===== run.sh =====
#!/bin/bash
# the make line also repeats each setting of config.mk as NAME=value (left out here)
make -C /OpenROAD-flow-scripts/flow DESIGN_CONFIG=/design/flow/config.mk WORK_HOME=/design/flow/orfs CLKGATE_MAP_FILE= finish

===== config.mk =====
export PLATFORM = sky130hd
export DESIGN_NAME = CannyEdge
export DESIGN_NICKNAME = CannyEdge
export VERILOG_FILES = /design/flow/design.v
export SDC_FILE = /design/flow/constraint.sdc
export NUM_CORES = 4
export LEC_CHECK = 0
export CAP_MARGIN = 20
export CORE_MARGIN = 2
export CORE_UTILIZATION = 70
export CTS_CLUSTER_DIAMETER = 93
export PLACE_DENSITY = 0.6
export SETUP_SLACK_MARGIN = 0.82
export SLEW_MARGIN = 20

===== constraint.sdc =====
create_clock -name core_clock -period 8.17 [get_ports {clk}]
set_input_delay 1.6340 -clock core_clock [delete_from_list [all_inputs] [get_ports {clk}]]
set_output_delay 1.6340 -clock core_clock [all_outputs]
set_load 0.01 [all_outputs]

===== design.v =====
`timescale 1ns/10ps
module CannyEdge(dAddrRegRow, dAddrRegCol, bWE, bCE, InData, OutData,
	OPMode, bOPEnable, dReadReg, dWriteReg,	clk, rst_b);
	input 	[2:0]						dAddrRegRow, dAddrRegCol;  
	input									bWE, bCE;  
	input 	[8-1:0] 	InData;
	output 	[8-1:0] 	OutData;
	reg     	[8-1:0] 	OutData;
	input 	[2:0]						OPMode;   
	input 								bOPEnable;  
	input 	[3:0]						dReadReg, dWriteReg;
	input									clk, rst_b;
	reg   [8-1:0]			regX[0:24];	 
	reg 	[8-1:0]			regY[0:24];	 
	reg 	[8-1:0]			regZ[0:24];	 
	wire 	[8-1:0]			gf[0:24];	 
	wire signed [31:0]	sobelX[0:8]; 
	wire signed [31:0]	sobelY[0:8]; 
	reg 	[8-1:0]			Out_gf, Out_gradient, Out_direction, Out_bThres;
	parameter 							dThresHigh = 15;
	parameter							dThresLow = 10;
	reg 		[31:0]					tpSum, Sum;
	reg		[1:0]						IntSignal;
	reg signed	 	[31:0] 			Gx, Gy, fGx, fGy, Gxadd, Gyadd, Gxyadd, fGx_t;
	reg signed	[1:0]					dx, dy;
	integer 								i, j, k;
	assign gf[0] =1;  assign gf[1] =3;  assign gf[2]=4;   assign gf[3]=3;   assign gf[4]=1;
	assign gf[5] =3;  assign gf[6] =7;  assign gf[7]=10;  assign gf[8]=7;   assign gf[9]=3;
	assign gf[10]=4;  assign gf[11]=10; assign gf[12]=16; assign gf[13]=10; assign gf[14]=4;
	assign gf[15]=3;  assign gf[16]=7;  assign gf[17]=10; assign gf[18]=7;  assign gf[19]=3;
	assign gf[20]=1;  assign gf[21]=3;  assign gf[22]=4;  assign gf[23]=3;  assign gf[24]=1;
	assign sobelX[0]=-1;	assign sobelX[1]=0; assign sobelX[2]=1;
	assign sobelX[3]=-2;	assign sobelX[4]=0; assign sobelX[5]=2;
	assign sobelX[6]=-1;	assign sobelX[7]=0; assign sobelX[8]=1;
	assign sobelY[0]=1;	assign sobelY[1]=2; assign sobelY[2]=1;
	assign sobelY[3]=0;	assign sobelY[4]=0; assign sobelY[5]=0;
	assign sobelY[6]=-1;	assign sobelY[7]=-2; assign sobelY[8]=-1;
	always @(posedge clk or negedge rst_b)
		begin
			if(!rst_b)
				IntSignal <= 2'b00;
			else if(bCE==1'b0)
				IntSignal <= IntSignal;
			else if(bOPEnable==1'b1)
				IntSignal <= 2'b00;
			else if(OPMode == 0)
				IntSignal <= (IntSignal == 2'b00) ? 2'b01 : (IntSignal == 2'b01) ? 2'b00 : IntSignal;
			else if(OPMode == 1)
				IntSignal <= IntSignal + 2'b01;
			else if(OPMode == 2 || OPMode == 3)
				IntSignal <= (IntSignal == 2'b00) ? 2'b01 : (IntSignal == 2'b01) ? 2'b00 : IntSignal;
			else
				IntSignal <= IntSignal;
		end
	always @(posedge clk)
		begin
			if(!rst_b) 
				begin
				end
			else if(bCE==1'b0 && bWE==1'b0) 
				begin
					if(dWriteReg == 0)
						regX[dAddrRegRow*5+dAddrRegCol] <= InData;
					else if(dWriteReg == 1)
						regY[dAddrRegRow*5+dAddrRegCol] <= InData;
					else if(dWriteReg == 2)
						regZ[dAddrRegRow*5+dAddrRegCol] <= InData;
				end
			else if(bCE==1'b0 && bWE==1'b1)
				begin
					if(dReadReg == 0)
						OutData <= Out_gf;
					else if(dReadReg == 1)
						OutData <= Out_gradient;
					else if(dReadReg == 2)
						OutData <= Out_direction;
					else if(dReadReg == 3)
						OutData <= regX[dAddrRegRow*5+dAddrRegCol];
					else if(dReadReg == 4)
						OutData <= Out_bThres;
				end
			else
				begin
					if(bOPEnable==1'b0)
						begin
							if(OPMode == 0)
								begin
									if(IntSignal == 2'b00)	
										begin
											tpSum = 0;
											for(i=0; i<25; i=i+1)
												begin
													Sum = regX[i]*gf[i];
													tpSum = tpSum + Sum;
												end
										end
									else if(IntSignal == 2'b01) 
										begin
										 Out_gf <= (tpSum>>7);
										end
									else 
										begin
											Out_gf <= Out_gf;
										end
								end
							else if(OPMode == 1)
								begin
									if(IntSignal == 2'b00)	
										begin
											Gx = 0;
											Gy = 0;
											for (j=0; j<3; j=j+1)
												for (k=0; k<3; k=k+1)
													begin
														Gxadd = regX[j*5+k]*sobelX[j*3+k];
														Gx = Gx + Gxadd;
														Gyadd = regX[j*5+k]*sobelY[j*3+k];
														Gy = Gy + Gyadd;
													end 
										end
									else if(IntSignal == 2'b01) 
										begin
											if(Gx<0 && Gy<0)
												begin
													Gxyadd = (-Gx) + (-Gy);
												end
											else if(Gx>0 && Gy<0)
												begin
													Gxyadd = Gx + (-Gy);
												end
											else if(Gx<0 && Gy>0)
												begin
													Gxyadd = (-Gx) + Gy;
												end
											else 
												begin
													Gxyadd = Gx + Gy;
												end
											if(Gxyadd < 0)	Gxyadd = -Gxyadd;
											Out_gradient <= (Gxyadd>>3);
										end	
									else if(IntSignal == 2'b10) 
										begin
											if(Gy < 0)
												begin
													fGx <= -Gx;
													fGy <= -Gy;
												end
											else
												begin
													fGx <= Gx;
													fGy <= Gy;
												end
										end
									else if(IntSignal == 2'b11) 
										begin
											if(fGx >= 0)
												begin
													fGx_t = (5*fGx)>>1;
													if(fGx_t < 0) fGx_t = -fGx_t;
													if(fGy <= (fGx>>1))
														begin
															Out_direction <= 0;
														end
													else if(fGy <= fGx_t)
														begin
															Out_direction <= 45;
														end
													else
														begin
															Out_direction <= 90;
														end
												end
											else  
												begin
													fGx_t = ((-5)*fGx)>>1;
													if(fGx_t < 0) fGx_t = -fGx_t;
													if(fGy <= ((-fGx)>>1))
														begin
															Out_direction <= 0;
														end
													else if(fGy <= fGx_t)
														begin
															Out_direction <= 135;
														end
													else
														begin
															Out_direction <= 90;
														end
												end
										end
								end
							else if(OPMode == 2)
								begin
									if(IntSignal == 2'b00) 
										begin
											if(regY[6] == 0)
												begin
													dx <= 1;
													dy <= 0;
												end
											else if(regY[6] == 45)
												begin
													dx <= 1;
													dy <= -1;
												end
											else if(regY[6] == 90)
												begin
													dx <= 0;
													dy <= -1;
												end
											else 
												begin
													dx <= -1;
													dy <= -1;
												end
										end
									else if(IntSignal == 2'b01) 
										begin
											if(regX[6]>=regX[(1+dy)*5+dx+1] && regX[6]>=regX[(1-dy)*5-dx+1])
												begin
													regX[(1+dy)*5+dx+1] <= 0;
													regX[(1-dy)*5-dx+1] <= 0;
												end
											else
												begin
													regX[6] <= 0;
												end
										end
								end
							else if(OPMode == 3)
								begin
									if(IntSignal == 2'b00) 
										begin
											if(regY[6] == 0)
												begin
													dx <= 0;
													dy <= -1;
												end
											else if(regY[6] == 45)
												begin
													dx <= -1;
													dy <= -1;
												end
											else if(regY[6] == 90)
												begin
													dx <= 1;
													dy <= 0;
												end
											else 
												begin
													dx <= 1;
													dy <= -1;
												end
										end	
									else if(IntSignal == 2'b01) 
										begin
											if(regX[6] >= dThresHigh)		 
												Out_bThres <= 1;
											else if(regX[6] <= dThresLow)		 
												Out_bThres <= 0;
											else					 
												begin
													if(regX[6-5*dy-dx] >= dThresHigh || regX[6+5*dy+dx] >= dThresHigh)
														Out_bThres <= 1;
													else if(regZ[6-5*dy-dx] == 1 || regZ[6+5*dy+dx] == 1)
														Out_bThres <= 1;
													else
														Out_bThres <= 0;
												end
										end
								end
						end	
				end  
		end
endmodule

==> COMMIT_EDITMSG, run 1 <==
Log flow metrics for this revision

- Switching Fraction: 41.3%
- Looking at area per cell type in the netlist, the leader is fa_1.
- The synthesized netlist occupies a cell area of 67600 µm².
- Filler cell count in the final layout: 5735
- Smallest setup slack after layout: -950 ps
- The timing report attributes the biggest portion of critical-path delay to adder cells.
- The commonest register cell is edfxtp_1.
- Final GP Congestion: 1.13
- Number of max-slew violations in the final report: 0
* Total negative slack: -15430 ps
* Worst path most repeated cell: inv_2
* Cell Int Power: 0.00884 W
- RSZ-0062 raised after global routing: yes
- In the synthesized netlist, the dominant kind of combinational cell is adder cells.
- In this run, synthesis inferred 377 flip-flops with an integrated enable.
* Top-area cell type share of the netlist area: 22.2%
- Cell count in the Yosys report: 6561
- Synthesized Nets: 8068
* Total number of yosys warnings: 1
- IO Port Bufs: 37
* Post-synth area hogs: fa_1 22%, edfxtp_1 17%, ha_1 13%
* Post-detailed-route DRC marker count: 0
- CTS tree: yes
- Dominant power group: combinational logic
* Sequential element share of the synthesized area: 24.4%
* Wire length of the first global-routing pass: 343000 µm
- Worst-margin pin slew: 1310 ps
- Between clock sinks in the finished design, the worst skew comes to 62.6 ps.
* Drt initial violations: 6556
* Number of global-route vias before repair: 56608
- Reg-to-reg critical path startpoint: regX[10][2]
* Die height: 315 µm
* Slew Limit Headroom: 12.6%
- Count of non-filler cells in the finished layout: 8255
* Slowest library cell on the worst path: fa_2
- Measured in cells, the most critical reg-to-reg path has a length of 39.
- STA shows the worst min-delay path finishing at Out_gf[7].
- Looking at the clock tree report, the H-tree level count equals 3.
- Commonest cells in the netlist: 1178 x inv_1, 748 x fa_1, 729 x ha_1, 377 x edfxtp_1, 348 x o21ai_0
* Number of ports placed on the die boundary: 38
* Net Sw Power: 0.00621 W
- STA reports a reg2reg setup slack of -950 ps.
* Number of cells traversed by the worst hold path: 0
- In the Yosys stats the netlist draws on 91 distinct library cells.
* Count of buffer and inverter cells on the critical path: 10
* Shortest clock period the worst path allows after layout: 9120 ps
- Post-synth ARST share: 0.314%
- Instance count of the mapped netlist: 6561
- Top-count cell post-synth: inv_1
- Detailed-route wire length per cell: 28.2 µm
- The synthesized netlist devotes 5.00% of its cell area to XOR and XNOR gates.
- The path class of the tightest hold or removal check is register to register.
- Share of the clock period used by the worst path: 112%
- Final setup violation count: 35
- GRT Resource Usage Total: 46.9%
- Overall power consumption: 0.0151 W
- Endpoint required time on the critical path: 8630 ps
- Mean instance size in the synthesized netlist: 10.3 µm²
- Post-synth mux share: 8.11%
* Number of warnings the tools reported: 85
- Clock latency (worst-skew pair): 710 ps
- The setup path with the least slack is of type register to register.
* Flops & latches, synth: 636
* Max Clock Freq: 110 MHz
* Antenna viol nets, final: 0
- Sequential power share: 24.5%
- Leakage Power: 34.7 nW
- The tree is rooted in a clkbuf_16.
- Adder-cell share of the synthesized area: 35.7%
- The detailed router placed 54672 vias in this run.
- After clock tree synthesis, the flow added hold-fix buffers numbering 0.
- Per the summary, power density relative to cell area is 197 nW/µm².
- A clean result was blocked by setup timing.
- CTS added clock buffers totalling 71.
- Maximum fanout count along the critical path: 4
- Power attributed to sequential cells: 0.00368 W
- Per the OpenROAD floorplan log, the area of the die is 99000 µm².
* Final Hold Vio Count: 0
- In this run the horizontal extent of the chip is 315 µm.
- Per the CTS log, the buffer count on the longest clock path is 3.
* Total detailed-routing wirelength: 233000 µm
- Number of placement rows: 113
* Data arrival time of the worst path: 9580 ps
- According to the dpl log, the detail-placed design has an HPWL of 177000 µm.
- Gr ovfl total: 0
* Combinational power share: 52.8%
- Clock Power: 0.00342 W
* Simple-Gate Area Share: 9.84%
- The iteration count recorded for the first detailed-route pass is 11.
* Starting Density: 70.9%
* Clock power frac: 22.8%
- For reference, compound AND-OR and OR-AND cells occupy 9.32% of the area reported after synthesis.
- The worst setup path is launched from a register.
- Yosys Chip Area: 67600 µm²
- OpenSTA lists the critical path endpoint as Gy[27].
- Worst path depth: 39
- Post-Place Cells: 8044
- Post-Place Worst Slack: -844 ps
* Worst min-delay path startpoint: tpSum[14]
- Largest net degree at the start of global routing: 70
- The initial antenna violation count came to 15.
- At the end of the flow, the number of nets in the layout was 8435.
* Launching instance or port of the critical path: regX[10][2]
* Worst Setup End Kind: register
* Std-Cell Core Area: 95300 µm²
* CP max stage delay: 590 ps
- Dividing the detail-routed via count by the number of cells gives 6.62.
- Peak ir drop on the vdd network: 0.402 mV
- On the final layout, the worst hold slack is 412 ps.
- For this design, the sink count on the clock tree is 636.
- Status: complete, but fails checks
- Comb. pwr: 0.00794 W
- STA lists the endpoint of the worst register-to-register path as Gy[27].
- Reported max-cap violation count: 0
- Synthesis-to-finish area growth: 13.3%
- Clock slew at reported path FFs: 70 ps
## per-layer routing
layer,track usage (%),up-vias,routed length [µm]
li1,-,23082,-
met1,53.3,26430,76900
met2,73.7,3750,105000
met3,14.3,1392,26900
met4,37.9,18,24300
met5,0,-,102
## cell type report
class | count | area (µm²) | share of cell area [%]
antenna | 4 | 10.0 | 0.0131
clock buffer | 91 | 1950 | 2.54
clock inverter | 40 | 522 | 0.682
inverter | 1180 | 4440 | 5.80
multi-input combinational | 4566 | 47600 | 62.2
sequential | 636 | 16600 | 21.6
tap | 1265 | 1580 | 2.07
timing repair buffer | 473 | 3880 | 5.07
## timing repair
action | CTS | global route
resized | 207 | 92
endpoints found under the hold margin | 0 | 0
pin swaps | 126 | 102
setup endpoints to repair | 51 | 84
buffers inserted | 53 | 21
## per-stage QoR
stage               area [µm²]  utilization, %
finish                   76500            80.3
global route             76500            80.3
CTS                      75900            79.7
detailed placement       72100            75.6
global placement         72100            75.6
floorplan                68000               -
==> inputs of run 2 (changes only) <==
CORE_UTILIZATION = 72   (was 70)
CTS_CLUSTER_DIAMETER = 98   (was 93)
CTS_CLUSTER_SIZE = 25   (was unset)
PLACE_DENSITY = 0.64   (was 0.6)
SETUP_SLACK_MARGIN = unset   (was 0.82)
clock period = 9.0 ns   (was 8.17 ns; I/O delays follow)
==> run 2 against run 1 <==
Net effect: the layout still fails its checks (setup timing); clock skew is 7.2 ps lower; sequential power shrank 9.0%; critical path type unchanged; global-route usage is 0.15 points lower; critical path depth rose by 1; critical endpoint unchanged.
==> COMMIT_EDITMSG, run 2 <==
Log flow metrics for this revision

- Crit start category: register
* Die height: 310 µm (-1.4%)
- Number of antenna violations at the first check in global routing: 20 (+5)
* First drt pass iteration count: 6 (-5)
- Post-synth ARST share: 0.314% (unchanged)
* Comb. pwr: 0.00611 W (-23%)
* # nets final: 8248 (-2.2%)
- Routed vias/inst: 6.61 (-0.14%)
* Top-count cell post-synth: inv_1
- Yosys Chip Area: 67600 µm² (unchanged)
- The first-pass GRT wire length is 329000 µm (-3.9%).
* Sequential power share: 29.4% (+4.9 points)
* Share of the clock period used by the worst path: 102% (-9.6 points)
- The number of nets in the synthesized netlist was 8068 (unchanged).
* Worst Setup End Kind: register
* End point of the most critical hold path: Out_gf[7]
* Hold bufs inserted after CTS: 0 (unchanged)
- Layout check faults: setup timing
- Filler cell count in the final layout: 6056 (+5.6%)
- Cell Int Power: 0.00649 W (-27%)
* Sequential element share of the synthesized area: 24.4% (unchanged)
* Cell class contributing the biggest share of worst-path delay: adder cells
- Mean instance size in the synthesized netlist: 10.3 µm² (unchanged)
- Overall power consumption: 0.0114 W (-24%)
* Launching instance or port of the critical path: regX[10][3]
- CP max stage delay: 550 ps (-40 ps)
* Reported max-cap violation count: 0 (unchanged)
* Max Clock Freq: 109 MHz (-0.66%)
- Total number of yosys warnings: 1 (unchanged)
* Instance count of the mapped netlist: 6561 (unchanged)
- Peak ir drop on the vdd network: 0.317 mV (-21%)
- The smallest hold slack was 428 ps (+15.7 ps).
* Worst R2R Setup Slack: -180 ps (+770 ps)
* Number of buffers on the longest clock path: 3 (unchanged)
* Final setup violation count: 8 (-77%)
- Shortest clock period the worst path allows after layout: 9180 ps (+60.4 ps)
* Reg-to-reg critical path startpoint: regX[10][3]
* Synthesis-to-finish area growth: 8.04%
* Area occupied by multi-input gates: 46700 µm² (-1.9%)
- Switching Fraction: 43.0% (+1.7 points)
- The number of endpoints with negative hold slack in the final report was 0 (unchanged).
- The standard-cell row count came to 112 (-0.88%).
- The summed instance area of the synthesized netlist is 67600 µm² (unchanged).
- The clock group share of total power came to 16.9% (-5.9 points).
* Std-Cell Core Area: 93200 µm² (-2.2%)
* Largest net degree at the start of global routing: 69 (-1.4%)
- The stage-log warning count came to 84 (-1.2%).
- Combinational power share: 53.7% (+0.9 points)
- The cell count after placement came to 7925 (-1.5%).
* Endpoint required time on the critical path: 9410 ps (+780 ps)
- The die boundary width came to 310 µm (-1.4%).
- IO Port Bufs: 37 (unchanged)
* Worst path most repeated cell: fa_1
- The post-synthesis register bit count came to 636 (unchanged).
- The clock buffer count from CTS was 36 (-49%).
- The distinct cell type count of the synthesized netlist was 91 (unchanged).
* Clock latency (worst-skew pair): 640 ps (-70 ps)
* Number of cells traversed by the worst hold path: 0 (unchanged)
- The depth of the CTS H-tree came to 2 (-1).
- Number of global-route vias before repair: 53978 (-4.6%)
- Slew Limit Headroom: 19.4% (+6.8 points)
- Vias: 53102 (-2.9%)
- For this design, the slowest cell found on the critical path is fa_1.
* CTS tree: yes
- The depth of the worst register-to-register path is 40 (+2.6%).
- Compound-cell area share of the yosys netlist: 9.32% (unchanged)
- Count of buffer and inverter cells on the critical path: 10 (unchanged)
- Leakage Power: 33.2 nW (-4.4%)
* End of the critical path: Gy[27]
* Data arrival time of the worst path: 9590 ps (about the same)
- Top-area cell type share of the netlist area: 22.2% (unchanged)
* Maximum fanout count along the critical path: 4 (unchanged)
* Area used by sequential logic in the layout: 16500 µm² (-0.20%)
- Adder-cell share of the synthesized area: 35.7% (unchanged)
- Simple-Gate Area Share: 9.84% (unchanged)
* Clock Power: 0.00193 W (-44%)
- Cell count in the Yosys report: 6561 (unchanged)
- Smallest setup slack after layout: -181 ps (+770 ps)
- Commonest cells in the netlist: 1178 x inv_1, 748 x fa_1, 729 x ha_1, 377 x edfxtp_1, 348 x o21ai_0
* Die outline area: 96300 µm² (-2.7%)
- Top comb family, area: adder cells
- Number of enable flip-flop cells: 377 (unchanged)
- Post-synth the commonest register cell is edfxtp_1.
* Antenna viol nets, final: 0 (unchanged)
- Per the hold report, the tightest min-delay path originates at tpSum[14].
- Clock tree skew after final layout: 55.4 ps (-7.19 ps)
* Setup CP Type: register to register
- Cell area power density: 156 nW/µm² (-21%)
- The run finished, with violations left.
- TritonCTS Sinks: 636 (unchanged)
- Worst-margin pin slew: 1200 ps (-112 ps)
- Drt initial violations: 6365 (-2.9%)
- Post-detailed-route DRC marker count: 0 (unchanged)
- Clock slew at reported path FFs: 110 ps (+40 ps)
- The multiplexer share of the synthesized area is 8.11% (unchanged).
- Kind of path behind the tightest hold check: register to register
* Count of non-filler cells in the finished layout: 8029 (-2.7%)
- The synthesis report lists the most area-consuming cells as fa_1 22%, edfxtp_1 17%, ha_1 13%.
- Dominant power group: combinational logic
- Final GP Congestion: 1.10 (-2.5%)
- Detailed Place HPWL: 175000 µm (-1.2%)
* Number of ports placed on the die boundary: 38 (unchanged)
- Setup repair after global routing could not meet its margin everywhere.
* GRT Resource Usage Total: 46.8% (-0.15 points)
* Critical register-to-register path endpoint: Gy[27]
- The net switching component of the power came to 0.00489 W (-21%).
- Most area-hungry cell type in the Yosys netlist: fa_1
- Number of max-slew violations in the final report: 0 (unchanged)
- The routed wirelength normalized by instance count is 27.9 µm (-1.2%).
- Share of the synthesized netlist area taken by xor and xnor gates: 5.00% (unchanged)
* Starting Density: 72.5% (+1.6 points)
* Gr ovfl total: 0 (unchanged)
- Clock root buffer: clkbuf_16
* Power attributed to sequential cells: 0.00335 W (-9.0%)
* Worst path depth: 40 (+2.6%)
- Total negative slack: -771 ps (+14660 ps)
- Total detailed-routing wirelength: 224000 µm (-3.9%)
## run 2: final cells by class
class,count,share of cell area (%)
antenna,8,0.0274
timing repair buffer,321,3.54
clock buffer,49,1.31
tap,1254,2.15
multi-input combinational,4566,63.9
clock inverter,15,0.327
inverter,1180,6.07
sequential,636,22.6
## run 2: routing by layer
| layer | up-vias | track usage, % | wire [µm] |
|---|---|---|---|
| met5 | - | 0.607 | 182 |
| met4 | 18 | 39.3 | 24000 |
| met3 | 1189 | 14.6 | 25900 |
| met2 | 3404 | 72.0 | 99000 |
| met1 | 25823 | 53.6 | 75000 |
| li1 | 22668 | - | - |
## run 2: stage by stage
stage / worst slack, ps / instance area (µm²) / utilization, %
after global placement: -100 / 70900 / 76.1
final: -181 / 73000 / 78.3
after CTS: 3.23 / 72500 / 77.7
after global routing: -431 / 73000 / 78.3
after detailed placement: -389 / 70900 / 76.1
after floorplan: -4.49 / 67600 / -
## run 2: timing repair
action                     CTS  global route
setup endpoints to repair   13            24
cloned                       0             0
pin swaps                   65            93
hold endpoints to repair     0             0
gates resized               57           100
buffers inserted            15            18
==> inputs of run 3 (changes only) <==
ABC_AREA = 1   (was unset)
CAP_MARGIN = 40   (was 20)
CTS_CLUSTER_DIAMETER = unset   (was 98)
CTS_CLUSTER_SIZE = 10   (was 25)
PLACE_DENSITY = 0.6   (was 0.64)
TNS_END_PERCENT = 5   (was unset)
clock period = 12.1 ns   (was 9.0 ns; I/O delays follow)
==> run 3 against run 2 <==
Net effect: the run now finishes clean; setup slack improved by 3000 ps; largest cell class unchanged; synthesized cell count rose by 36%; synthesized area up 5.1%; first-iteration DRC count increased by 64%; power is 11% lower; critical endpoint is now Gx[22]; flip-flop count unchanged; clock skew up 32 ps; final cell count rose by 28%; sequential share of layout area shrank 0.82 points; critical path type unchanged; hold slack better by 0.76 ps.
==> COMMIT_EDITMSG, run 3 <==
Log flow metrics for this revision

- Status: timing/DRC/antenna clean
- Number of ports placed on the die boundary: 38 (unchanged)
- The multiplexer share of the synthesized area was 0.338% (-7.8 points).
- Std-Cell Core Area: 98100 µm² (+5.3%)
- Net Sw Power: 0.00477 W (-2.5%)
* Clock power frac: 22.9% (+6.0 points)
- Wire length of the first global-routing pass: 372000 µm (+13%)
- Commonest cells in the netlist: 2060 x nand2_1, 1561 x inv_1, 940 x nor2_1, 748 x fa_1, 729 x ha_1
- The depth of the CTS H-tree was 3 (+1).
- Total negative slack: 0 ps (+771 ps)
- The register area share after synthesis is 23.3% (-1.2 points).
- Clock Power: 0.00232 W (+20%)
- The count of buffering cells on the critical path with inverters included came to 8 (-2).
- Setup repair after global routing left no endpoint under its margin.
- The number of warnings reported in the yosys synthesis log was 1 (unchanged).
- The switching share of power was 47.0% (+4.0 points).
- Global routing met3 resource utilization: 20.2% (+5.7 points)
- The global placement routability congestion came to 1.16 (+5.4%).
- The upper clock frequency limit is 107 MHz (-1.4%).
- The final standard cell count with taps included and fillers excluded is 10299 (+28%).
- Number of cells traversed by the worst hold path: 0 (unchanged)
- Data arrival time of the worst path: 9690 ps (+100 ps)
- The number of buffers added for setup after CTS came to 0 (-15).
* Post-synthesis instance area: 71000 µm² (+5.1%)
- The synthesized netlist cell count is 8912 (+36%).
* Clock latency (worst-skew pair): 720 ps (+80 ps)
* Share of the synthesized netlist area taken by xor and xnor gates: 3.33% (-1.7 points)
* End of the critical path: Gx[22]
- Worst Setup End Kind: register
- The post-synthesis register bit count is 636 (unchanged).
- The layout filler cell count came to 6920 (+14%).
- The total number of clock tree sinks is 636 (unchanged).
* Crit start category: register
* Cell Int Power: 0.00539 W (-17%)
- Die width: 318 µm (+2.5%)
- The power in combinational cells is 0.00534 W (-13%).
- The global-route track usage on met2 was 70.5% (-1.4 points).
* Kind of path behind the tightest hold check: register to register
- TritonCTS built the clock tree.
- Setup CP Type: register to register
- The met1 usage in global routing was 61.6% (+8.0 points).
- The sequential power is 0.00250 W (-25%).
- Endpoint required time on the critical path: 12480 ps (+3070 ps)
* Slowest library cell on the worst path: fa_1
- The iteration tally of the first detailed-router pass was 22 (+16).
* Primary flip-flop cell chosen by synthesis mapping: edfxtp_1
- Count of cells along the worst register-to-register path: 33 (-18%)
* Worst-margin pin slew: 955 ps (-242 ps)
- The final setup skew came to 86.9 ps (+31.5 ps).
* Most area-hungry cell type in the Yosys netlist: fa_1
* Resized Gates After CTS: 0 (-100%)
* Number of distinct library cells after synthesis: 65 (-29%)
- GRT Resource Usage Total: 48.6% (+1.9 points)
- The number of stages on the worst setup path was 33 (-18%).
* Final setup violation count: 0 (-8)
- For the worst reg-to-reg path, the endpoint reported by OpenROAD is Gx[22].
- The proportion of synthesized flip-flops having asynchronous set or reset is 0.314% (unchanged).
- # nets final: 10441 (+27%)
- Launching instance or port of the critical path: regX[5][2]
- Hold bufs inserted after CTS: 0 (unchanged)
* Worst min-delay path startpoint: tpSum[7]
- The final period utilization was 77.0% (-25 points).
- The part of the power in registers came to 24.6% (-4.8 points).
- The worst slew margin relative to its limit came to 35.7% (+16 points).
- The yosys stat cell total was 8912 (+36%).
- The mean cell area of the mapped netlist was 7.97 µm² (-23%).
- For the worst reg-to-reg path, the startpoint reported by OpenROAD is regX[5][2].
- Simple-Gate Area Share: 21.4% (+12 points)
- The power density relative to cell area is 134 nW/µm² (-14%).
- The fraction of post-synthesis cell area in the top cell type by area is 21.1% (-1.1 points).
- Detailed-route wire length per cell: 24.1 µm (-14%)
* Post-synth area hogs: fa_1 21%, edfxtp_1 16%, ha_1 13%
* Clock root buffer: clkbuf_16
- The chip area from the yosys synthesis statistics came to 71000 µm² (+5.1%).
* CP max stage delay: 570 ps (+20 ps)
* Number of buffers on the longest clock path: 3 (unchanged)
* IO Port Bufs: 37 (unchanged)
* Maximum fanout count along the critical path: 8 (+4)
* Total detailed-routing wirelength: 248000 µm (+11%)
- Shortest clock period the worst path allows after layout: 9310 ps (+131 ps)
* Peak ir drop on the vdd network: 0.145 mV (-54%)
- The stage-log warning count was 82 (-2.4%).
- The HPWL after detailed placement was 191000 µm (+8.8%).
* Combinational power share: 52.6% (-1.1 points)
- Die outline area: 101000 µm² (+5.0%)
* Number of placement rows: 115 (+2.7%)
- The starting density of the core is 72.3% (-0.16 points).
- Largest net degree at the start of global routing: 79 (+14%)
- Drt initial violations: 10420 (+64%)
* Synthesis-to-finish area growth: 6.62%
- The static leakage is 38.4 nW (+16%).
- The number of enable flip-flop cells came to 377 (unchanged).
- End point of the most critical hold path: Out_gf[0]
* Antenna viol nets, final: 0 (unchanged)
- Cell class contributing the biggest share of worst-path delay: adder cells
* Number of global-route vias before repair: 64462 (+19%)
* Number of max-slew violations in the final report: 0 (unchanged)
* Synthesized Nets: 10419 (+29%)
- The cell that appears most often on the critical path is fa_1.
* Vias: 65494 (+23%)
- The smallest hold slack came to 429 ps (+0.761 ps).
- The aggregate global routing overflow came to 0 (unchanged).
* Dominant power group: combinational logic
- Worst R2R Setup Slack: 2790 ps (+2970 ps)
- The number of max-cap violations is 0 (unchanged).
- Top comb family, area: adder cells
* Die height: 318 µm (+2.5%)
- Post-detailed-route DRC marker count: 0 (unchanged)
- The share of synthesized cell area in and-or and or-and compound cells is 8.17% (-1.1 points).
- The initial antenna violation count is 29 (+45%).
- The share of synthesized cell area in full adder, half adder and majority cells was 33.9% (-1.7 points).
- Post-Place Cells: 10125 (+28%)
* Final Hold Vio Count: 0 (unchanged)
- The number of vias per cell after detailed routing is 6.36 (-3.8%).
- Per the GRT log, the top usage layer is met2.
- The clock buffer count from CTS came to 79 (+120%).
- Top-count cell post-synth: nand2_1
- The clock-pin slew of the registers on the worst-case setup and hold paths is 70 ps (-40 ps).
## run 3: layer usage
layer	share of wire, %	wire [µm]
met3	16	40800
met5	0.26	641
met1	35	87100
met2	41	102000
met4	7.1	17700
## run 3: final cells by class
cell class              count  area, µm²  area share [%]
diodes                     24       60.1          0.0793
well taps                1287       1610            2.13
repair buffers            146       1310            1.73
multi-input cells        6496      47800            63.2
clock inverters            21        340           0.450
inverters                1575       5920            7.81
flip-flops and latches    636      16500            21.8
clock buffers             114       2120            2.80
## run 3: metrics by stage
step / total power (W) / area (µm²) / utilization [%] / setup WS, ps
after CTS: 0.00981 / 75500 / 76.9 / 2740
final: 0.0102 / 75700 / 77.1 / 2790
after global routing: 0.0106 / 75700 / 77.1 / 2250
after floorplan: 0.00585 / 71000 / - / 3680
after detailed placement: 0.00751 / 73000 / 74.4 / 2760
after global placement: 0.00731 / 72800 / 74.2 / 3000
==> inputs of run 4 (changes only) <==
ABC_AREA = unset   (was 1)
CAP_MARGIN = 0   (was 40)
CTS_CLUSTER_DIAMETER = 79   (was unset)
CTS_CLUSTER_SIZE = unset   (was 10)
MAX_ROUTING_LAYER = met4   (was unset)
PLACE_DENSITY = unset   (was 0.6)
SETUP_SLACK_MARGIN = 1.98   (was unset)
TNS_END_PERCENT = unset   (was 5)
clock period = 7.86 ns   (was 12.1 ns; I/O delays follow)
==> run 4 against run 3 <==
Net effect: now fails the layout checks on setup timing; maximum frequency shrank 10%; largest cell class unchanged; count of clock-buffer cells in the layout shrank 31; largest power group unchanged; setup slack lost 5300 ps; non-clock buffer count grew 515; flip-flop count is the same; combinational power grew 72%.
==> COMMIT_EDITMSG, run 4 <==
Log flow metrics for this revision

- End of the critical path: Gx[30]
- Number of ports placed on the die boundary: 38 (unchanged)
- Synthesized Nets: 8068 (-23%)
* Number of warnings the tools reported: 86 (+4.9%)
* Slew Limit Headroom: 7.51% (-28 points)
- Endpoint required time on the critical path: 8320 ps (-4160 ps)
- Count of cells along the worst register-to-register path: 41 (+24%)
- Kind of path behind the tightest hold check: register to register
- The final cell area excluding filler cells was 79200 µm² (+4.7%).
- Mean instance size in the synthesized netlist: 10.3 µm² (+29%)
- The via count was 60222 (-8.0%).
- In the setup report, the worst path falls into the class register to register.
- Max Clock Freq: 96.6 MHz (-10%)
* Sequential power share: 22.9% (-1.7 points)
- M1 wire length: 80300 µm (-7.7%)
- Looking at the gate-level netlist, the highest instance count belongs to inv_1.
* Clock root buffer: clkbuf_16
- First drt pass iteration count: 13 (-41%)
- Routed vias/inst: 7.13 (+12%)
* Simple-Gate Area Share: 9.84% (-12 points)
- The commonest cells after synthesis are 1178 x inv_1, 748 x fa_1, 729 x ha_1, 377 x edfxtp_1, 348 x o21ai_0.
* Die outline area: 96300 µm² (-4.8%)
- The overall fraction of global-route tracks in use is 53.4% (+4.7 points).
* Hold bufs inserted after CTS: 0 (unchanged)
- Wire length of the first global-routing pass: 362000 µm (-2.8%)
- The post-synthesis register bit count came to 636 (unchanged).
- End point of the most critical hold path: Out_gf[4]
- IO Port Bufs: 37 (unchanged)
* Crit start category: register
* Met3 routed wirelength: 38200 µm (-6.4%)
- The die height was 310 µm (-2.4%).
* Dominant power group: combinational logic
- Cell Int Power: 0.00962 W (+78%)
- Count of buffer and inverter cells on the critical path: 17 (+9)
- Total detailed-routing wirelength: 268000 µm (+7.9%)
* Clock tree skew after final layout: 66.9 ps (-20.0 ps)
- Clock Power: 0.00368 W (+59%)
- After synthesis, the cell types taking the most area are fa_1 22%, edfxtp_1 17%, ha_1 13%.
- Number of enable flip-flop cells: 377 (unchanged)
- The highest ir drop seen on vdd came to 0.407 mV (+180%).
- Compound-cell area share of the yosys netlist: 9.32% (+1.1 points)
- Yosys Chip Area: 67600 µm² (-4.8%)
- The largest stage delay on the critical path came to 840 ps (+270 ps).
* Net Sw Power: 0.00707 W (+48%)
* DP Area: 72900 µm² (-0.23%)
* Comb. pwr: 0.00918 W (+72%)
* Clock latency (worst-skew pair): 730 ps (about the same)
- Reg-to-reg critical path startpoint: regX[10][5]
- End-of-flow core utilization: 85.0% (+7.9 points)
- The number of pins with negative max-slew slack in the final report came to 0 (unchanged).
* Number of buffers on the longest clock path: 3 (unchanged)
- Instance count of the mapped netlist: 6561 (-26%)
- Clock slew at reported path FFs: 70 ps (about the same)
- Shortest clock period the worst path allows after layout: 10350 ps (+1040 ps)
- Most area-hungry cell type in the Yosys netlist: fa_1
- Share of the clock period used by the worst path: 132% (+55 points)
- Data arrival time of the worst path: 10820 ps (+1130 ps)
* Launching instance or port of the critical path: regX[10][5]
- Maximum fanout count along the critical path: 3 (-5)
- Post-synthesis instance area: 67600 µm² (-4.8%)
- Looking at hold timing, the worst path starts from tpSum[11].
- Detailed Place HPWL: 179000 µm (-6.3%)
- RSZ-0062 raised after global routing: yes
- The total number of clock tree sinks was 636 (unchanged).
- Leakage Power: 35.8 nW (-6.8%)
- CTS tree: yes
* Final setup violation count: 47 (+47)
- The synthesis run identifies the leading combinational cell family as adder cells.
* Worst path most repeated cell: buf_6
* Post-Place Worst Slack: -1160 ps (-3920 ps)
- Drt initial violations: 8979 (-14%)
* Total number of yosys warnings: 1 (unchanged)
- The residual DRC count came to 0 (unchanged).
* # nets final: 8623 (-17%)
* Power attributed to sequential cells: 0.00383 W (+53%)
- The number of stages on the worst setup path came to 41 (+24%).
- Synthesis-to-finish area growth: 17.3%
- TritonCTS buffer count: 71 (-10%)
- The die boundary width came to 310 µm (-2.4%).
- Top-area cell type share of the netlist area: 22.2% (+1.1 points)
* Final GP Congestion: 1.15 (-0.60%)
- The number of endpoints with negative hold slack in the final report came to 0 (unchanged).
- Per the STA report, the cell with the highest stage delay on the worst path is fa_1.
- The post-synthesis xor/xnor area fraction came to 5.00% (+1.7 points).
* Layout check faults: setup timing
- Post-synth mux share: 8.11% (+7.8 points)
* Area used by sequential logic in the layout: 16600 µm² (+0.30%)
- The number of cells on the worst hold path is 0 (unchanged).
- Number of global-route vias before repair: 59931 (-7.0%)
- Primary flip-flop cell chosen by synthesis mapping: edfxtp_1
- Antenna viol nets, final: 0 (unchanged)
* Worst R2R Setup Slack: -2490 ps (-5280 ps)
* Detailed-route wire length per cell: 31.7 µm (+31%)
- The power density relative to cell area was 211 nW/µm² (+57%).
- Reported max-cap violation count: 0 (unchanged)
- Combinational power share: 55.0% (+2.4 points)
* H-tree depth: 3 (unchanged)
* Status: complete, but fails checks
- The detailed route wirelength on metal2 came to 114000 µm (+12%).
- Gr ovfl total: 0 (unchanged)
- Worst Setup End Kind: register
- The switching share of power is 42.4% (-4.6 points).
- Max Used Layer: met4
- Cell class contributing the biggest share of worst-path delay: adder cells
* Area occupied by multi-input gates: 48600 µm² (+1.6%)
- Adder-cell share of the synthesized area: 35.7% (+1.7 points)
* Post-synth ARST share: 0.314% (unchanged)
- The smallest hold slack came to 454 ps (+25.5 ps).
- The distinct cell type count of the synthesized netlist came to 91 (+40%).
- The pin slew with the least headroom to its limit was 1370 ps (+418 ps).
- The standard-cell row count came to 112 (-2.6%).
* Sequential element share of the synthesized area: 24.4% (+1.2 points)
- The yosys stat cell total was 6561 (-26%).
- Smallest setup slack after layout: -2490 ps (-5280 ps)
* Starting Density: 72.5% (+0.16 points)
* Overall power consumption: 0.0167 W (+64%)
- The layout filler cell count was 4514 (-35%).
* Clock power frac: 22.0% (-0.9 points)
- Std-Cell Core Area: 93200 µm² (-5.0%)
- The largest net degree at the start of global routing is 65 (-18%).
- Number of antenna violations at the first check in global routing: 20 (-31%)
* Critical register-to-register path endpoint: Gx[30]
==> run 4: stage by stage <==
stage / setup TNS (ps) / cells
after detailed placement: -27230 / 8128
after CTS: -24560 / 8344
final: -76640 / 8452
after global placement: -21300 / 8128
after global routing: -78310 / 8449
after floorplan: -12510 / 6561
==> run 4: timing repair <==
| item | CTS | global route |
|---|---|---|
| buffers inserted | 83 | 85 |
| resized | 249 | 306 |
| pin swaps | 188 | 217 |
| cloned | 1 | 0 |
| endpoints found under the setup margin | 331 | 336 |
==> run 4: layer usage <==
metal | global-route usage (%) | up-vias
li1 | - | 23504
met5 | - | -
met3 | 20.0 | 2605
met1 | 54.7 | 28435
met2 | 78.6 | 5678
met4 | 50.6 | 0
==> run 4: cell type report <==
class	instances	share of cell area, %
multi-input combinational	4566	61.3
sequential	636	20.9
timing repair buffer	661	6.92
inverter	1180	5.61
clock buffer	83	2.35
tap	1254	1.98
clock inverter	49	0.842
antenna	23	0.0726
==> inputs of run 5 (changes only) <==
CAP_MARGIN = 40   (was 0)
CORE_ASPECT_RATIO = 0.71   (was unset)
CTS_CLUSTER_DIAMETER = 135   (was 79)
PLACE_DENSITY = 0.35   (was unset)
SETUP_SLACK_MARGIN = 2.46   (was 1.98)
clock period = 8.55 ns   (was 7.86 ns; I/O delays follow)
==> run 5 against run 4 <==
Net effect: largest power group unchanged; flip-flop count unchanged; die size barely moved; utilization down 1.4 points; power fell by 8.1%; synthesized area is the same; synthesized cell count stayed put; first-iteration DRC count up 0.67%; setup slack gained 1400 ps; critical path type unchanged; critical path depth down 1; still fails the layout checks on setup timing.
==> COMMIT_EDITMSG, run 5 <==
Log flow metrics for this revision

- The cell family contributing the most delay on the critical path is adder cells.
- The capture point of the critical path was reported as Gy[27].
- The layout filler cell count is 4737 (+4.9%).
- Yosys Chip Area: 67600 µm² (unchanged)
* CTS tree: yes
- Number of distinct library cells after synthesis: 91 (unchanged)
- Mean instance size in the synthesized netlist: 10.3 µm² (unchanged)
* Clock slew at reported path FFs: 70 ps (about the same)
- Post-detailed-route DRC marker count: 0 (unchanged)
* Clock Power: 0.00318 W (-14%)
- Number of max-slew violations in the final report: 0 (unchanged)
* Synthesized Nets: 8068 (unchanged)
- Clock root buffer: clkbuf_16
* Maximum fanout count along the critical path: 3 (unchanged)
* Clock power frac: 20.7% (-1.3 points)
* Detailed-route wire length per cell: 30.2 µm (-4.7%)
* Primary flip-flop cell chosen by synthesis mapping: edfxtp_1
- Die width: 368 µm (+18%)
* Smallest setup slack after layout: -1090 ps (+1400 ps)
* Largest net degree at the start of global routing: 70 (+7.7%)
- The synthesized netlist cell count is 6561 (unchanged).
- Area occupied by multi-input gates: 48300 µm² (-0.51%)
- The cell type that accounts for the most area after synthesis is fa_1.
* Launching instance or port of the critical path: regX[10][4]
- The die height is 262 µm (-16%).
- RSZ-0062 raised after global routing: yes
- Routed vias/inst: 7.02 (-1.5%)
- Number of global-route vias before repair: 54837 (-8.5%)
- Power attributed to sequential cells: 0.00352 W (-8.1%)
* Data arrival time of the worst path: 10070 ps (-750 ps)
* Adder-cell share of the synthesized area: 35.7% (unchanged)
- The number of warnings reported in the yosys synthesis log is 1 (unchanged).
* Cell count in the Yosys report: 6561 (unchanged)
- The pin slew with the least headroom to its limit was 1040 ps (-334 ps).
- The clock buffer count from CTS came to 67 (-5.6%).
- The part of the power in registers was 23.0% (about the same).
* Worst min-delay path startpoint: tpSum[13]
- The depth of the worst register-to-register path is 40 (-2.4%).
- DP Area: 71800 µm² (-1.4%)
- The post-route minimum period is 9640 ps (-708 ps).
- The number of stages on the worst setup path is 40 (-2.4%).
- The number of hold buffers added after cts was 0 (unchanged).
- Cell area power density: 198 nW/µm² (-6.2%)
* Worst R2R Setup Slack: -1090 ps (+1400 ps)
- Share of the clock period used by the worst path: 113% (-19 points)
* Critical register-to-register path endpoint: Gy[27]
- Crit start category: register
- Post-synth area hogs: fa_1 22%, edfxtp_1 17%, ha_1 13%
* Final Hold Vio Count: 0 (unchanged)
* Comb. pwr: 0.00863 W (-6.0%)
* Number of ports placed on the die boundary: 38 (unchanged)
- Combinational power share: 56.3% (+1.3 points)
- Cell Int Power: 0.00866 W (-10%)
* Commonest cells in the netlist: 1178 x inv_1, 748 x fa_1, 729 x ha_1, 377 x edfxtp_1, 348 x o21ai_0
* Starting Density: 72.8% (+0.31 points)
* Cell area after layout: 77600 µm² (-2.0%)
* Overall power consumption: 0.0153 W (-8.1%)
- In the setup report, the worst path falls into the class register to register.
- Simple-Gate Area Share: 9.84% (unchanged)
- The final antenna-violating net count came to 0 (unchanged).
- The upper clock frequency limit was 104 MHz (+7.3%).
- The post-synthesis xor/xnor area fraction came to 5.00% (unchanged).
* Final GP Congestion: 1.08 (-6.5%)
- Number of antenna violations at the first check in global routing: 23 (+15%)
- # nets final: 8461 (-1.9%)
- Status: complete, but fails checks
* Net Sw Power: 0.00668 W (-5.6%)
- The share of synthesized cell area in and-or and or-and compound cells is 9.32% (unchanged).
- The total die size is 96300 µm² (about the same).
- The register area share after synthesis is 24.4% (unchanged).
- Area used by sequential logic in the layout: 16600 µm² (+0.14%)
- The clock latency at the later pin of the worst-skew pair is 700 ps (-30 ps).
- Std-Cell Core Area: 92800 µm² (-0.42%)
* Endpoint required time on the critical path: 8980 ps (+660 ps)
- Number of enable flip-flop cells: 377 (unchanged)
- The summed instance area of the synthesized netlist came to 67600 µm² (unchanged).
- The standard-cell row count came to 94 (-16%).
* Vias: 58054 (-3.6%)
- STA shows the worst min-delay path finishing at Out_gf[6].
- The first-iteration detailed-routing DRC count was 9039 (+0.67%).
- The setup total negative slack came to -17170 ps (+59460 ps).
* Synthesis-to-finish area growth: 14.9%
- Looking at the reg2reg group, the worst path starts from regX[10][4].
- The HPWL after detailed placement is 178000 µm (-0.53%).
- Dominant power group: combinational logic
* GRT Resource Usage Total: 49.4% (-3.9 points)
- The aggregate global routing overflow was 0 (unchanged).
- First drt pass iteration count: 12 (-1)
- H-tree depth: 3 (unchanged)
- Post-synth mux share: 8.11% (unchanged)
- On the critical path, the stage with the largest delay is an instance of fa_2.
* Top-count cell post-synth: inv_1
- Leakage Power: 34.9 nW (-2.5%)
* Top comb family, area: adder cells
- Number of warnings the tools reported: 85 (-1.2%)
- The final setup violation count came to 32 (-32%).
- The first-pass GRT wire length came to 341000 µm (-5.8%).
- TritonCTS Sinks: 636 (unchanged)
* CP max stage delay: 630 ps (-210 ps)
* Layout check faults: setup timing
- The overall routed net length is 250000 µm (-6.7%).
* Post-Place Worst Slack: -596 ps (+569 ps)
- The worst slew margin relative to its limit is 30.7% (+23 points).
- Peak ir drop on the vdd network: 0.393 mV (-3.5%)
- The count of buffering cells on the critical path with inverters included was 11 (-6).
- Switching Fraction: 43.5% (+1.2 points)
- Kind of path behind the tightest hold check: register to register
- Number of cells traversed by the worst hold path: 0 (unchanged)
* Clock tree skew after final layout: 69.8 ps (+2.93 ps)
* Reported max-cap violation count: 0 (unchanged)
* Number of buffers on the longest clock path: 3 (unchanged)
* Top-area cell type share of the netlist area: 22.2% (unchanged)
* Post-synth ARST share: 0.314% (unchanged)
- IO Port Bufs: 37 (unchanged)
- Flops & latches, synth: 636 (unchanged)
* Worst Setup End Kind: register
## run 5: repair_timing
item | 4_1_cts | 5_1_grt
gates resized | 241 | 256
pin swaps | 130 | 148
buffers inserted | 46 | 108
endpoints found under the setup margin | 330 | 331
## run 5: cell type report
type	count	share of cell area, %
Clock buffer	82	2.30
Multi-Input combinational cell	4566	62.3
Tap cell	1248	2.01
Timing Repair Buffer	503	5.61
Sequential cell	636	21.4
Inverter	1180	5.72
Clock inverter	36	0.643
Antenna cell	24	0.0774
## run 5: metrics by stage
stage               utilization (%)  hold slack [ps]  std cells
floorplan                         -              400       6561
global placement               77.1              405       7953
detailed placement             77.4              405       7970
CTS                            81.3              420       8134
global route                   83.6              442       8270
finish                         83.6              420       8275
## run 5: per-layer routing
metal	vias up	global-route usage, %	share of wire, %
met5	-	-	0
met4	0	19.0	6.6
met3	1458	19.8	17
met2	5555	68.0	41
met1	27907	65.6	35
li1	23134	-	-
==> inputs of run 6 (changes only) <==
CAP_MARGIN = 20   (was 40)
CORE_ASPECT_RATIO = unset   (was 0.71)
CTS_CLUSTER_DIAMETER = unset   (was 135)
MAX_ROUTING_LAYER = unset   (was met4)
PLACE_DENSITY = 0.6   (was 0.35)
SETUP_SLACK_MARGIN = unset   (was 2.46)
clock period = 10.2 ns   (was 8.55 ns; I/O delays follow)
==> run 6 against run 5 <==
Net effect: largest cell class unchanged; power down 31%; flip-flop count unchanged; clock power down 13%; the layout fails its checks (capacitance limit, slew limit); critical path type unchanged; clock skew down 11 ps; register-to-register slack better by 1600 ps; maximum frequency down 0.98%; die size about the same; via count down 10%; sequential power down 16%; synthesized area unchanged; sequential share of layout area up 1.5 points; combinational power down 44%.
==> COMMIT_EDITMSG, run 6 <==
Log flow metrics for this revision

- Status: complete, but fails checks
- Failing layout checks were recorded as capacitance limit, slew limit.
* Vias: 52259 (-10%)
- Total number of yosys warnings: 1 (unchanged)
* End of the critical path: Gy[26]
* Leakage Power: 32.7 nW (-6.3%)
- The boundary pin count came to 38 (unchanged).
- TritonCTS buffer count: 72 (+7.5%)
- Instance count of the mapped netlist: 6561 (unchanged)
- The clock latency at the later pin of the worst-skew pair was 700 ps (about the same).
- OpenSTA lists the critical path startpoint as regX[10][2].
- Drt initial violations: 6241 (-31%)
- The number of enable flip-flop cells was 377 (unchanged).
- Share of the clock period used by the worst path: 95.5% (-17 points)
* RSZ-0062 raised after global routing: no
* Adder-cell share of the synthesized area: 35.7% (unchanged)
- The mean cell area of the mapped netlist came to 10.3 µm² (unchanged).
- The quantity of gates resized following cts was 0 (-100%).
- The final setup violation count was 0 (-100%).
* Clock slew at reported path FFs: 60 ps (about the same)
* Starting Density: 72.5% (-0.31 points)
- Number of max-slew violations in the final report: 1 (+1)
- The iteration tally of the first detailed-router pass was 10 (-2).
- Shortest clock period the worst path allows after layout: 9740 ps (+95.0 ps)
* Combinational power share: 45.8% (-10 points)
* Count of cells along the worst register-to-register path: 39 (-2.5%)
- Maximum fanout count along the critical path: 7 (+4)
- Endpoint required time on the critical path: 10620 ps (+1640 ps)
- The worst setup path is launched from a register.
- TritonCTS built the clock tree.
- End point of the most critical hold path: Out_gf[2]
- Number of global-route vias before repair: 52561 (-4.2%)
- The largest net degree at the start of global routing came to 108 (+54%).
- The multiplexer share of the synthesized area came to 8.11% (unchanged).
- The post-synthesis xor/xnor area fraction is 5.00% (unchanged).
- The final setup skew came to 58.6 ps (-11.3 ps).
* Number of warnings the tools reported: 85 (unchanged)
* Post-synthesis instance area: 67600 µm² (unchanged)
- Die width: 310 µm (-16%)
- Overall power consumption: 0.0106 W (-31%)
- H-tree depth: 3 (unchanged)
* GRT Resource Usage Total: 46.0% (-3.4 points)
- Worst path most repeated cell: inv_1
- Die outline area: 96300 µm² (about the same)
- The routed wirelength normalized by instance count is 27.6 µm (-8.6%).
- The number of hold buffers added after cts was 0 (unchanged).
* Top comb family, area: adder cells
- The setup slack on the worst flop-to-flop path was 460 ps (+1550 ps).
- Looking at the critical path, the single cell with the biggest stage delay is fa_2.
- Comb. pwr: 0.00484 W (-44%)
- Number of antenna violations at the first check in global routing: 19 (-17%)
- Top-area cell type share of the netlist area: 22.2% (unchanged)
- Cell count in the Yosys report: 6561 (unchanged)
- Sequential power share: 28.0% (+5.0 points)
- Worst path depth: 39 (-2.5%)
- The HPWL after detailed placement was 169000 µm (-5.0%).
* Post-synth area hogs: fa_1 22%, edfxtp_1 17%, ha_1 13%
- Final GP Congestion: 1.15 (+6.6%)
- Count of buffer and inverter cells on the critical path: 11 (unchanged)
- The highest ir drop seen on vdd is 0.237 mV (-40%).
- Std-Cell Core Area: 93200 µm² (+0.42%)
- Number of buffers on the longest clock path: 3 (unchanged)
* Number of distinct library cells after synthesis: 91 (unchanged)
- Per report_power, the top consumer among the power groups is combinational logic.
- The number of nets in the synthesized netlist came to 8068 (unchanged).
- Antenna viol nets, final: 0 (unchanged)
- The startpoint identified for the worst register-to-register timing path is regX[10][2].
- The worst slack at placement came to 357 ps (+953 ps).
* Sequential element share of the synthesized area: 24.4% (unchanged)
- The endpoint identified for the worst register-to-register timing path is Gy[26].
- Clock root buffer: clkbuf_16
- Switching Fraction: 40.4% (-3.2 points)
* Power attributed to sequential cells: 0.00297 W (-16%)
- The overall routed net length was 218000 µm (-13%).
- The largest stage delay on the critical path was 650 ps (+20 ps).
* Yosys Chip Area: 67600 µm² (unchanged)
- Setup CP Type: register to register
- The simple-gate share of the synthesized area came to 9.84% (unchanged).
- The post-synthesis register bit count is 636 (unchanged).
* Cell class contributing the biggest share of worst-path delay: adder cells
- The pin slew with the least headroom to its limit is 1490 ps (+452 ps).
* Max Clock Freq: 103 MHz (-0.98%)
* Cell area power density: 147 nW/µm² (-26%)
- Routed vias/inst: 6.62 (-5.6%)
- Compound-cell area share of the yosys netlist: 9.32% (unchanged)
- Clock Power: 0.00277 W (-13%)
* Die height: 310 µm (+18%)
- The total number of clock tree sinks is 636 (unchanged).
* Synthesis-to-finish area growth: 6.76%
- Per the hold report, the tightest min-delay path originates at tpSum[9].
- Worst Setup End Kind: register
* IO Port Bufs: 37 (unchanged)
- Buffers inserted during post-CTS setup optimization: 0 (-100%)
- The internal power is 0.00631 W (-27%).
- fa_1 takes more of the synthesized area than any other cell.
- The number of endpoints with negative hold slack in the final report was 0 (unchanged).
- The worst slew margin relative to its limit is -0.467% (-31 points).
- Post-detailed-route DRC marker count: 0 (unchanged)
- Wire length of the first global-routing pass: 323000 µm (-5.1%)
- Kind of path behind the tightest hold check: register to register
* # nets final: 8082 (-4.5%)
- The proportion of synthesized flip-flops having asynchronous set or reset is 0.314% (unchanged).
- Smallest setup slack after layout: 461 ps (+1550 ps)
- The clock group share of total power is 26.2% (+5.5 points).
- The setup total negative slack is 0 ps (+17170 ps).
- The number of max-cap violations came to 1 (+1).
- The aggregate global routing overflow was 0 (unchanged).
* Top-count cell post-synth: inv_1
* Number of cells traversed by the worst hold path: 0 (unchanged)
- The data arrival time at the worst-slack endpoint came to 10160 ps (+90 ps).
* Primary flip-flop cell chosen by synthesis mapping: edfxtp_1
* Net Sw Power: 0.00427 W (-36%)
- The standard-cell row count was 112 (+19%).
- In the synthesized netlist, the cells that appear most often are 1178 x inv_1, 748 x fa_1, 729 x ha_1, 377 x edfxtp_1, 348 x o21ai_0.
run 6: cell type report:
class	count	area, µm²
antenna	8	20.0
fill	6240	21100
timing repair buffer	119	1000
inverter	1180	4430
tap	1254	1570
clock buffer	94	1980
sequential	636	16500
multi-input combinational	4566	46100
clock inverter	36	513
run 6: metrics by stage:
| step | instances | cell area [µm²] | util (%) | hold slack, ps |
|---|---|---|---|---|
| global route | 7887 | 72100 | 77.4 | 434 |
| CTS | 7884 | 72100 | 77.3 | 419 |
| floorplan | 6561 | 67600 | - | 400 |
| detailed placement | 7754 | 69600 | 74.6 | 405 |
| finish | 7893 | 72100 | 77.4 | 417 |
| global placement | 7754 | 69600 | 74.6 | 406 |
run 6: layer usage:
metal | vias to the layer above | share of wire [%] | GRT usage [%]
met4 | 18 | 9.4 | 33.6
li1 | 22372 | - | -
met1 | 25371 | 35 | 54.5
met3 | 1151 | 12 | 15.5
met2 | 3347 | 44 | 70.1
met5 | - | 0.093 | 0.961
==> inputs of run 7 (changes only) <==
CORE_UTILIZATION = 27   (was 72)
clock period = 16.7 ns   (was 10.2 ns; I/O delays follow)
==> run 7 against run 6 <==
Net effect: routed wire length down 4.7%; via count fell by 5.9%; the run now finishes clean; utilization fell by 47 points; clock power shrank about 40%; global-route usage down 30 points; largest cell class unchanged; clock skew is 22 ps lower.
==> COMMIT_EDITMSG, run 7 <==
Log flow metrics for this revision

- Status: timing/DRC/antenna clean
- Worst-margin pin slew: 1150 ps (-346 ps)
- Starting Density: 27.2% (-45 points)
- The number of hold buffers added after cts was 0 (unchanged).
* Combinational power share: 46.7% (+0.9 points)
* Die outline area: 254000 µm² (+160%)
- Post-synth area hogs: fa_1 22%, edfxtp_1 17%, ha_1 13%
* Number of antenna violations at the first check in global routing: 7 (-12)
- Sequential element share of the synthesized area: 24.4% (unchanged)
- Compound-cell area share of the yosys netlist: 9.32% (unchanged)
- The count of buffering cells on the critical path with inverters included is 7 (-4).
- The overall fraction of global-route tracks in use was 16.1% (-30 points).
- Top-area cell type share of the netlist area: 22.2% (unchanged)
* Filler cell count in the final layout: 25702 (+310%)
- Final GP Congestion: 0.975 (-15%)
- The worst slew margin relative to its limit is 23.4% (+24 points).
- Smallest setup slack after layout: 6520 ps (+6060 ps)
- The worst register-to-register path ends at Gx[31].
- The post-synthesis register bit count was 636 (unchanged).
- Worst path depth: 35 (-10%)
- From synthesis to final layout, the design area changed by 10.1%.
* Post-synth ARST share: 0.314% (unchanged)
* Top-count cell post-synth: inv_1
- Sequential power share: 27.7% (-0.3 points)
- Cell Int Power: 0.00381 W (-40%)
* Worst min-delay path startpoint: tpSum[12]
* Worst R2R Setup Slack: 6520 ps (+6060 ps)
* Most area-hungry cell type in the Yosys netlist: fa_1
* Number of distinct library cells after synthesis: 91 (unchanged)
* Power attributed to sequential cells: 0.00181 W (-39%)
- Data arrival time of the worst path: 10620 ps (+460 ps)
- Looking at the clock tree report, the root buffer type is clkbuf_16.
- Buffers inserted during post-CTS setup optimization: 0 (unchanged)
- The chip area from the yosys synthesis statistics was 67600 µm² (unchanged).
- Post-Place Worst Slack: 6570 ps (+6220 ps)
- Top comb family, area: adder cells
- Number of buffers on the longest clock path: 3 (unchanged)
* Worst path most repeated cell: fa_1
- The depth of the CTS H-tree came to 3 (unchanged).
- Dominant power group: combinational logic
* DP Area: 71900 µm² (+3.3%)
- IO Port Bufs: 37 (unchanged)
- Number of global-route vias before repair: 50488 (-3.9%)
- The yosys stat cell total is 6561 (unchanged).
- Simple-Gate Area Share: 9.84% (unchanged)
- Clock tree skew after final layout: 36.1 ps (-22.4 ps)
- Setup repair after global routing left no endpoint under its margin.
- The worst setup path is captured at a register.
- The aggregate global routing overflow was 0 (unchanged).
- The residual DRC count is 0 (unchanged).
- The number of cells on the worst hold path was 0 (unchanged).
- The top fanout value on the critical path is 8 (+1).
- Std-Cell Core Area: 249000 µm² (+170%)
- Launching instance or port of the critical path: regX[5][2]
- Post-synthesis instance area: 67600 µm² (unchanged)
- Setup CP Type: register to register
- Kind of path behind the tightest hold check: register to register
- The via count was 49194 (-5.9%).
- The synthesized netlist cell count came to 6561 (unchanged).
- Routed vias/inst: 4.95 (-25%)
- Endpoint required time on the critical path: 17130 ps (+6510 ps)
- The power density relative to cell area came to 87.7 nW/µm² (-40%).
- The clock buffer count from CTS came to 71 (-1.4%).
- Mean instance size in the synthesized netlist: 10.3 µm² (unchanged)
- Resized Gates After CTS: 0 (unchanged)
* Switching Fraction: 41.6% (+1.2 points)
* Share of the clock period used by the worst path: 61.0% (-35 points)
- The clock latency at the later pin of the worst-skew pair is 690 ps (about the same).
* Die width: 504 µm (+62%)
- End of the critical path: Gx[31]
- The startpoint identified for the worst register-to-register timing path is regX[5][2].
- The worst hold path terminates at Out_gf[5].
* Count of cells along the worst register-to-register path: 35 (-10%)
- Reported max-cap violation count: 0 (-1)
* Largest net degree at the start of global routing: 122 (+13%)
- The kind of cell with the highest combined delay along the critical path is adder cells.
- Cell area after layout: 74400 µm² (+3.1%)
* Shortest clock period the worst path allows after layout: 10180 ps (+442 ps)
- Total detailed-routing wirelength: 208000 µm (-4.7%)
- Clock power frac: 25.6% (-0.6 points)
* Adder-cell share of the synthesized area: 35.7% (unchanged)
* Clock slew at reported path FFs: 80 ps (+20 ps)
- Comb. pwr: 0.00305 W (-37%)
- Synthesized Nets: 8068 (unchanged)
* Net Sw Power: 0.00271 W (-37%)
* Final Hold Vio Count: 0 (unchanged)
- The highest ir drop seen on vdd came to 0.113 mV (-52%).
* Number of warnings the tools reported: 83 (-2.4%)
- The clock-net power came to 0.00167 W (-40%).
- The setup total negative slack was 0 ps (unchanged).
- The upper clock frequency limit was 98.2 MHz (-4.3%).
- Commonest cells in the netlist: 1178 x inv_1, 748 x fa_1, 729 x ha_1, 377 x edfxtp_1, 348 x o21ai_0
- The static leakage was 32.5 nW (-0.70%).
- Detailed Place HPWL: 167000 µm (-1.2%)
- The total power after layout came to 0.00652 W (-38%).
- # nets final: 8054 (-0.35%)
- Number of max-slew violations in the final report: 0 (-1)
- Among all flip-flop cells after synthesis, the most frequent one is edfxtp_1.
- The final antenna-violating net count is 0 (unchanged).
- First drt pass iteration count: 6 (-4)
- The largest stage delay on the critical path was 570 ps (-80 ps).
- Die height: 504 µm (+62%)
- The number of enable flip-flop cells was 377 (unchanged).
* Number of ports placed on the die boundary: 38 (unchanged)
- TritonCTS built the clock tree.
* Total number of yosys warnings: 1 (unchanged)
- Final setup violation count: 0 (unchanged)
* Slowest library cell on the worst path: fa_1
- Number of placement rows: 183 (+63%)
- Drt initial violations: 4391 (-30%)
* TritonCTS Sinks: 636 (unchanged)
- Share of the synthesized netlist area taken by xor and xnor gates: 5.00% (unchanged)
- The multiplexer share of the synthesized area is 8.11% (unchanged).
* Detailed-route wire length per cell: 20.9 µm (-24%)
* Wire length of the first global-routing pass: 316000 µm (-2.4%)
* Crit start category: register
- Worst-case hold slack: 411 ps (-6.30 ps)
## run 7: stage by stage
| stage | util (%) | instances |
|---|---|---|
| 2_1_floorplan | - | 6561 |
| 3_3_place_gp | 28.9 | 9804 |
| 3_5_place_dp | 28.9 | 9804 |
| 4_1_cts | 29.9 | 9936 |
| 5_1_grt | 29.9 | 9937 |
| 6_report | 29.9 | 9940 |
## run 7: cell type report
type                    count  area [µm²]  share of cell area (%)
inverters                1180        4430                    5.96
diodes                      4        10.0                  0.0135
clock inverters            42         539                   0.725
repair buffers             92         761                    1.02
multi-input cells        4566       46000                    61.9
well taps                3330        4170                    5.60
flip-flops and latches    636       16500                    22.2
clock buffers              90        1930                    2.59
## run 7: per-layer routing
metal  GRT usage (%)  wire (µm)  part of all wire, %
met1            21.4      87900                   42
met3            2.40      14100                  6.8
met5               0         13               0.0063
met2            25.9      95600                   46
met4            7.25      10100                  4.9
==> inputs of run 8 (changes only) <==
ABC_AREA = 0   (was unset)
CAP_MARGIN = 10   (was 20)
CELL_PAD_IN_SITES_DETAIL_PLACEMENT = 1   (was unset)
CORE_ASPECT_RATIO = 0.62   (was unset)
CORE_UTILIZATION = 40   (was 27)
CTS_CLUSTER_DIAMETER = 64   (was unset)
MAX_ROUTING_LAYER = met4   (was unset)
SETUP_SLACK_MARGIN = 1.97   (was unset)
SLEW_MARGIN = 10   (was 20)
TNS_END_PERCENT = 5   (was unset)
clock period = 17.9 ns   (was 16.7 ns; I/O delays follow)
==> run 8 against run 7 <==
Net effect: count of clock-buffer cells in the layout rose by 2; register-to-register slack improved by 850 ps; clock power rose by 2%; utilization rose by 14 points; combinational power barely moved; still clean; flip-flop count did not move; largest power group unchanged; global-route usage rose by 14 points; sequential power fell by 7%.
==> COMMIT_EDITMSG, run 8 <==
Log flow metrics for this revision

- The flow ran to the end and the layout has no timing, DRC or antenna violations.
- Number of global-route vias before repair: 53803 (+6.6%)
- Simple-Gate Area Share: 9.84% (unchanged)
- The post-synthesis xor/xnor area fraction came to 5.00% (unchanged).
* RSZ-0062 raised after global routing: no
* Final setup violation count: 0 (unchanged)
- inv_1 is the most common cell in the netlist.
- The number of warnings reported in the yosys synthesis log is 1 (unchanged).
* Maximum fanout count along the critical path: 8 (unchanged)
* Reg-to-reg critical path startpoint: regX[5][2]
- For this run, the leading register cell type out of synthesis is edfxtp_1.
- The post-synthesis register bit count came to 636 (unchanged).
- The setup slack on the worst flop-to-flop path came to 7360 ps (+850 ps).
- The stage-log warning count is 80 (-3.6%).
- Die outline area: 172000 µm² (-32%)
* Worst path depth: 35 (unchanged)
- The static leakage was 32.8 nW (+0.81%).
* Slowest library cell on the worst path: o311ai_0
* Number of ports placed on the die boundary: 38 (unchanged)
- Worst-margin pin slew: 1410 ps (+262 ps)
- The final antenna-violating net count is 0 (unchanged).
- Number of placement rows: 118 (-36%)
- Cell area after layout: 73500 µm² (-1.2%)
* Total detailed-routing wirelength: 254000 µm (+22%)
* Std-Cell Core Area: 167000 µm² (-33%)
- Clock slew at reported path FFs: 60 ps (-20 ps)
- Comb. pwr: 0.00306 W (about the same)
- The net total in the final layout was 8081 (+0.34%).
- The number of max-cap violations was 0 (unchanged).
* Worst path most repeated cell: fa_1
* Die width: 526 µm (+4.3%)
- The residual DRC count came to 0 (unchanged).
- The fraction of post-synthesis cell area in the top cell type by area came to 22.2% (unchanged).
- The distinct cell type count of the synthesized netlist came to 91 (unchanged).
* Kind of path behind the tightest hold check: register to register
- Detailed Place HPWL: 208000 µm (+25%)
- TritonCTS buffer count: 76 (+7.0%)
* Dominant power group: combinational logic
- Post-synth mux share: 8.11% (unchanged)
- The switching share of power is 42.8% (+1.2 points).
- Number of enable flip-flop cells: 377 (unchanged)
- For reference, the top cells by count after synthesis are 1178 x inv_1, 748 x fa_1, 729 x ha_1, 377 x edfxtp_1, 348 x o21ai_0.
- The highest ir drop seen on vdd came to 0.0861 mV (-24%).
- Top comb family, area: adder cells
- The iteration tally of the first detailed-router pass was 5 (-1).
- Cell area power density: 88.0 nW/µm² (+0.40%)
* Final Hold Vio Count: 0 (unchanged)
- Number of max-slew violations in the final report: 0 (unchanged)
- Net Sw Power: 0.00277 W (+2.2%)
- Mean instance size in the synthesized netlist: 10.3 µm² (unchanged)
- The clock group share of total power was 26.5% (+0.9 points).
* Instance count of the mapped netlist: 6561 (unchanged)
* End of the critical path: Gx[31]
* Crit start category: register
- The number of cells on the worst hold path was 0 (unchanged).
* Clock latency (worst-skew pair): 740 ps (+50 ps)
- The die height was 328 µm (-35%).
* Worst Setup End Kind: register
* Detailed-route wire length per cell: 28.6 µm (+37%)
- The post-route worst setup slack is 7360 ps (+845 ps).
- Post-synth area hogs: fa_1 22%, edfxtp_1 17%, ha_1 13%
- The share of synthesized cell area in and-or and or-and compound cells was 9.32% (unchanged).
- The power share of the combinational group was 47.3% (+0.6 points).
* Routed vias/inst: 5.96 (+20%)
* Vias: 52920 (+7.6%)
* Clock tree skew after final layout: 56.2 ps (+20.1 ps)
* Shortest clock period the worst path allows after layout: 10540 ps (+355 ps)
* Slew Limit Headroom: 5.83% (-18 points)
* Synthesized Nets: 8068 (unchanged)
- Endpoint required time on the critical path: 18360 ps (+1230 ps)
* DP Area: 70700 µm² (-1.6%)
==> run 8: cell type report <==
cell class | count | area (µm²)
diodes | 24 | 60.1
multi-input cells | 4566 | 46100
flip-flops and latches | 636 | 16500
fillers | 18622 | 93900
well taps | 2220 | 2780
repair buffers | 114 | 956
clock inverters | 49 | 702
clock buffers | 92 | 2010
inverters | 1180 | 4430
==> run 8: stage by stage <==
step                      cells  hold slack (ps)  total power [W]
after floorplan            6561              400          0.00362
after global placement     8715              403          0.00455
after detailed placement   8715              405          0.00466
after CTS                  8856              420          0.00638
after global routing       8878              426          0.00674
final                      8881              418          0.00647
==> run 8: metal layers <==
metal | vias to the layer above | track usage, % | wire, µm
li1 | 22409 | - | -
met2 | 2884 | 35.7 | 91000
met5 | - | - | 0
met4 | 0 | 5.03 | 4160
met1 | 27327 | 45.1 | 119000
met3 | 300 | 15.0 | 40200
Power and IR drop assume default switching activity.
